== exp/cedar ==
// axis_matmul2x2
module axis_matmul2x2(
    input                       clk             ,
    input                       rst             ,
    input                       s_axis_tvalid   ,
    input     [31 : 0]          s_axis_tdata    ,
    input                       s_axis_tlast    ,
    output                      s_axis_tready   ,
    output                      m_axis_tvalid   ,
    output    [31 : 0]          m_axis_tdata    ,
    output                      m_axis_tlast    ,
    input                       m_axis_tready   
);
    wire [3:0]  io_in_a_0;
    wire [3:0]  io_in_a_1;
    wire [3:0]  io_in_b_0;
    wire [3:0]  io_in_b_1;
    wire [15:0] io_out_c_0;
    wire [15:0] io_out_c_1;
    assign io_in_a_0 = s_axis_tdata[00+:4];
    assign io_in_a_1 = s_axis_tdata[08+:4];
    assign io_in_b_0 = s_axis_tdata[16+:4];
    assign io_in_b_1 = s_axis_tdata[24+:4];
    assign m_axis_tdata = {io_out_c_1,io_out_c_0};
    assign m_axis_tlast = m_axis_tvalid;
    top u_top(
  ...
clock: 4.82 ns
lec_check: 0
abc_area: 1
cap_margin: 20
core_margin: 2
core_utilization: 72
cts_cluster_size: 49
hold_slack_margin: -0.1
place_density: 0.79
setup_slack_margin: 0.39
slew_margin: 20
run.sh (not shown) runs the stock make flow with config.mk's settings and CLKGATE_MAP_FILE=.
From the logs: exp/cedar reached the end of the flow and failed the layout checks with setup timing.
Here is what was changed in the inputs of exp/garnet compared with exp/cedar.
# exp/cedar
export LEC_CHECK = 0
export ABC_AREA = 1
export CAP_MARGIN = 20
export CORE_MARGIN = 2
export CORE_UTILIZATION = 72
export CTS_CLUSTER_SIZE = 49
export HOLD_SLACK_MARGIN = -0.1
export PLACE_DENSITY = 0.79
export SETUP_SLACK_MARGIN = 0.39
export SLEW_MARGIN = 20
create_clock -name core_clock -period 4.82 [get_ports {clk}]
# exp/garnet
export LEC_CHECK = 0
export CAP_MARGIN = 20
export CORE_MARGIN = 2
export CORE_UTILIZATION = 72
export PLACE_DENSITY_LB_ADDON = 0.0
export SLEW_MARGIN = 20
create_clock -name core_clock -period 5.76 [get_ports {clk}]
==> comparison <==
| exp/garnet | all stages done | FAIL | setup timing |. | routed wire length | exp/garnet vs exp/cedar | 6.3% lower |. Routed length on met3 was lower in exp/garnet than in exp/cedar. For the worst-case hold slack, exp/garnet came in 0.0037 ns higher than exp/cedar did. [compare] base=exp/cedar new=exp/garnet: non-clock buffer count moved down, area fraction in full adders, half adders and majority gates has decreased, total track usage fell by 1.9 points, area of the multi-input gates now sits higher.
Edits applied to the flow inputs when going from exp/garnet to exp/onyx:
# exp/garnet
export LEC_CHECK = 0
export CAP_MARGIN = 20
export CORE_MARGIN = 2
export CORE_UTILIZATION = 72
export PLACE_DENSITY_LB_ADDON = 0.0
export SLEW_MARGIN = 20
create_clock -name core_clock -period 5.76 [get_ports {clk}]
# exp/onyx
export LEC_CHECK = 0
export ABC_AREA = 1
export CAP_MARGIN = 20
export CORE_MARGIN = 2
export CORE_UTILIZATION = 72
export CTS_CLUSTER_SIZE = 99
export SLEW_MARGIN = 20
create_clock -name core_clock -period 5.22 [get_ports {clk}]
==> comparison <==
- exp/onyx completed end to end; final checks failed (setup timing).
- exp/onyx: parity-gate share of the synthesized area counting xor and xnor cells 2.2 points below exp/garnet
- [compare] base=exp/garnet new=exp/onyx: simple-gate portion of the synthesized area saw an increase, netlist area before placement saw a decrease, switching share of power shrank by 1.2 points.
- Re final area: exp/garnet was higher than exp/onyx.
- Going from exp/garnet to exp/onyx, the met2 usage in global routing was found to have gone up by 3.2 points.
- In exp/onyx the number of non-clock buffers turned out 17% higher than in exp/garnet.
- Diff exp/garnet -> exp/onyx: floorplan utilization has decreased, share of total power in combinational logic down 4.3 points, sum of internal, switching and leakage power now sits higher, sum of routed wire segments on met1 went up.
- Endpoint of the worst setup timing path = u_top.sa.sa_1_1.c_reg[15]: exp/garnet; endpoint of the worst setup timing path = u_top.sa.sa_0_1.c_reg[15]: exp/onyx
Changes in exp/ember relative to exp/onyx:
# exp/onyx
export LEC_CHECK = 0
export ABC_AREA = 1
export CAP_MARGIN = 20
export CORE_MARGIN = 2
export CORE_UTILIZATION = 72
export CTS_CLUSTER_SIZE = 99
export SLEW_MARGIN = 20
create_clock -name core_clock -period 5.22 [get_ports {clk}]
# exp/ember
export LEC_CHECK = 0
export ABC_AREA = 1
export CAP_MARGIN = 20
export CORE_MARGIN = 2
export CORE_UTILIZATION = 72
export CTS_CLUSTER_DIAMETER = 209
export SLEW_MARGIN = 20
create_clock -name core_clock -period 5.55 [get_ports {clk}]
Notes after the runs:
STATUS run=exp/ember STAGES=ALL_DONE FINAL_CHECKS=FAILED CAUSE=setup timing. Max clock buffer count from CTS across exp/ember and exp/onyx: exp/ember. Re switching power share of the total: exp/ember and exp/onyx aren't equal, and the higher value belongs to exp/onyx. exp/ember -> exp/onyx: clock skew flat. The wire length after detailed routing in exp/ember was lower than what exp/onyx gave. Re critical path's largest stage delay: exp/ember is 0.16 ns down on exp/onyx. Looking at timing endpoint of the critical path, the u_top.sa.sa_1_0.c_reg[15] result is from exp/ember; the u_top.sa.sa_0_1.c_reg[15] one comes from exp/onyx. Delta (exp/ember minus exp/onyx): sequential share of cell area has decreased, power has decreased, global-route usage has decreased, number of clock buffers in the layout has increased, via count has decreased. exp/ember leaves more setup margin than exp/onyx.


Starting RTL as in the previous note.
Settings: LEC_CHECK=0, ABC_AREA=1, CAP_MARGIN=20, CORE_MARGIN=2, CORE_UTILIZATION=72, CTS_CLUSTER_SIZE=49, HOLD_SLACK_MARGIN=0.29, PLACE_DENSITY_LB_ADDON=0.14, SETUP_SLACK_MARGIN=1.08, SLEW_MARGIN=20; clock period 3.98 ns.
The starting point ran to the end with violations: negative setup slack.
Then changed:
CTS_CLUSTER_SIZE = 17   (was 49)
PLACE_DENSITY_LB_ADDON = 0.1   (was 0.14)
SETUP_SLACK_MARGIN = unset   (was 1.08)
clock period = 4.8 ns   (was 3.98 ns; I/O delays follow)
What happened: The new run reached the layout checks and failed them: negative setup slack. Synthesized area stays the same. Clock power went down by 12%. Die size is unchanged. Clock skew went down by 0.0098 ns.
Then changed:
CTS_CLUSTER_SIZE = unset   (was 17)
HOLD_SLACK_MARGIN = unset   (was 0.29)
PLACE_DENSITY = 0.79   (was unset)
PLACE_DENSITY_LB_ADDON = unset   (was 0.1)
clock period = 6.5 ns   (was 4.8 ns; I/O delays follow)
Effect: The changed run reached the layout checks and failed them: negative setup slack; utilization went down by 1.3 points; non-clock buffer count went down by 16; clock power shrinks by 26%; area after synthesis is unchanged; via count is lower by 4.6%; clock-buffer cell count went up by 5; design area drops by 1.5%.
Then changed:
CTS_CLUSTER_SIZE = 49   (was unset)
HOLD_SLACK_MARGIN = 0.29   (was unset)
clock period = 4.82 ns   (was 6.5 ns; I/O delays follow)
Result: The new run finished but fails on negative setup slack. Via count goes down by 0.43%. Clock power rises by 35%. Cell count came out higher by 0.67%. Power went up by 35%. Count of clock-buffer cells in the layout fell by 5. Cell area climbs by 1.1%. Global-route usage goes up by 0.57 points. Clock skew is about the same. Setup slack gets worse by 1.6 ns. Maximum frequency rises by 1.4%. Die area does not change.
Power figures rest on the tool's default switching activity, not on a simulated workload.
